## run A
// conv
module conv (
input [4:0] stride,
input  conv_enable, 
output reg [18:0] address1 , address2, write_address,
output reg end_reach, full_conv_end, dot_sum_end,
input clk,
input reset,
input [9:0] w1 ,h1,w2,h2,
output reg [9:0] width, height
  );
reg [9:0] H1_index_outer , V1_index_outer ;
reg [5:0]	v1_index_inner , h1_index_inner ;
reg dot_sum_start ;
always @ (posedge clk) begin	 
		if (reset) begin
			H1_index_outer = 0;
			V1_index_outer = 0;
			v1_index_inner = 0;
			h1_index_inner = 0;
			address1 = 0;
			address2 = 0;
			write_address = 0;
			end_reach = 0;
			dot_sum_end = 0;
			dot_sum_start = 1;
			full_conv_end = 0;
			width = 0;
			height = 0;
		end
		else if (conv_enable) begin
				if (dot_sum_start) begin
						v1_index_inner = 0;
						h1_index_inner = 0;
						dot_sum_start = 0;
						dot_sum_end =0;
				end	
				if (!full_conv_end) begin
					address1 = address1 + 2'b01;
					h1_index_inner = h1_index_inner + 2'b01 ;
					if (h1_index_inner == w2) begin			 
						v1_index_inner = v1_index_inner + 1;
						h1_index_inner = 6'b0;								
						address1 = (v1_index_inner + V1_index_outer )* w1 + H1_index_outer;
					end	
					if (v1_index_inner == h2) begin			 
						H1_index_outer = H1_index_outer + stride;
						address1 = V1_index_outer * w1 + H1_index_outer ;
						dot_sum_start = 1;
						dot_sum_end =1;
						v1_index_inner = 6'b0;
					end
					if ((H1_index_outer + w2) > w1	) begin		 
						width = H1_index_outer;
						dot_sum_start = 1;
						V1_index_outer = V1_index_outer + stride;
						H1_index_outer = 10'b0000000000;
						address1 = V1_index_outer * w1;
					end
					if (address1 == h1*w1 ) 		full_conv_end = 1;		 
					if ((address1 + 1) == h1*w1 ) 		height = V1_index_outer + 1;
					address2 = v1_index_inner*w2 + h1_index_inner;
					if (dot_sum_start)	write_address	= write_address + 1;
				end
		end
    end
endmodule 
Settings: LEC_CHECK=0, CAP_MARGIN=20, CORE_MARGIN=2, CORE_UTILIZATION=68, CTS_CLUSTER_DIAMETER=63, CTS_CLUSTER_SIZE=61, MAX_ROUTING_LAYER=met4, SLEW_MARGIN=20, TNS_END_PERCENT=5; clock period 8.79 ns.
run.sh (not shown) runs the stock make flow with config.mk's settings and CLKGATE_MAP_FILE=.
Final checks on run A, whose flow otherwise completed, came back failing, citing negative setup slack.
## Diff of input files: run B against run A
- removing CTS_CLUSTER_DIAMETER (formerly 63)
- removing MAX_ROUTING_LAYER (formerly met4)
- changing CORE_UTILIZATION from 68 to 52
- removing CTS_CLUSTER_SIZE (formerly 61)
- removing TNS_END_PERCENT (formerly 5)
- changing the clock period (ns, I/O delays scaled along) from 8.79 to 10.6
Results
In the tables for run A and run B, post-route cell area reads lower with run B.
Diff run A -> run B | wire length of the first global-routing pass | decrease of about 15%
Run B vs. run A: setup slack went up 1680 ps; wire length went down 24%.
On arrival time reported for the critical path endpoint: between run A and run B, it ends up higher for run B.
Summary of run A and run B: one run falls short of a clean finish, namely run A.
The flow completed for run A, but it is not clean: the layout still shows negative setup slack.
The number of max-capacitance violations reported of run A and that of run B are within noise of each other.
The inputs of run C differ from those of run B as listed below.
- putting MAX_ROUTING_LAYER at met4 where nothing was set
- swapping 52 for 65 in CORE_UTILIZATION
- swapping 10.6 for 8.8 in the clock period (ns, I/O delays scaled along)
## What came out
The flow for run C finished, though final verification flagged negative setup slack. | total met3 wirelength after detailed routing | run C vs run B | 87% higher |. Run C vs. run B: chip area decreased by 20% relative to the old numbers, number of standard cells after synthesis was more or less identical. The post-route clock period utilization reported for run C is greater than that of run B by 11 points.
Edits applied to the flow inputs when going from run C to run D:
- CTS_CLUSTER_SIZE now 61, previously not set
- the clock period (ns, I/O delays scaled along) now 8.79, was 8.8
Results
- Switching power is lower on run C
- Min synthesis-to-layout area growth across run D and run C: run D
- Chip area estimate from yosys synthesis came out exactly the same in run D and run C.
- Total power divided by cell area, run D and run C: smaller value in run C
- As for a clean layout from run D and run C, there is none.
- For sequential fraction of total cell area, run D and run C come out practically identical.
- Wire length, run D and run C: smaller value in run C
- Comparing run D and run C, cell count along the critical path is higher on run D.
- Run D vs run C on global routing usage summed across all routing layers: run D is the higher one.
- From run D to run C, buffers inserted during post-CTS setup optimization did not move at all.
- Power: run D vs run C up 0.051 mW
- Between run C and run D, the internal power component figures differ only marginally.
> inputs changed (run D -> run E)
- CORE_UTILIZATION changed from 65 to 68
- CTS_CLUSTER_DIAMETER newly set to 41
- CTS_CLUSTER_SIZE changed from 61 to 27
- the clock period (ns, I/O delays scaled along) changed from 8.79 to 8.8
### Flow results
Per the comparison of run E with run D, count of boundary I/O pins neither gained nor lost much; number of cells in the design after placement lost 0.36%.
For run E, the flow was terminated by a tool error in global routing (5_1_grt) and produced no final design.
Post-CTS setup repair buffer count: run E > run D
Setup changes, run E to run F
- CTS_CLUSTER_DIAMETER removed (was 41)
- CORE_UTILIZATION changed from 68 to 58
- CTS_CLUSTER_SIZE removed (was 27)
- MAX_ROUTING_LAYER removed (was met4)
- the clock period (ns, I/O delays scaled along) changed from 8.8 to 8.79
==> results <==
- Run F completed end to end; final checks failed (negative setup slack).
- Per the comparison of run F with run E, row count went up by 8.8%; chip footprint up about 17%.
- Delta (run F minus run E): detailed placement HPWL went up by 460 microns, global placer's final weighted congestion went down by about 9%, initial core utilization went down by 11 points.
- Number of hold buffers added after cts came out exactly the same in run E and run F.
Power is estimated from default activity; no workload was simulated.
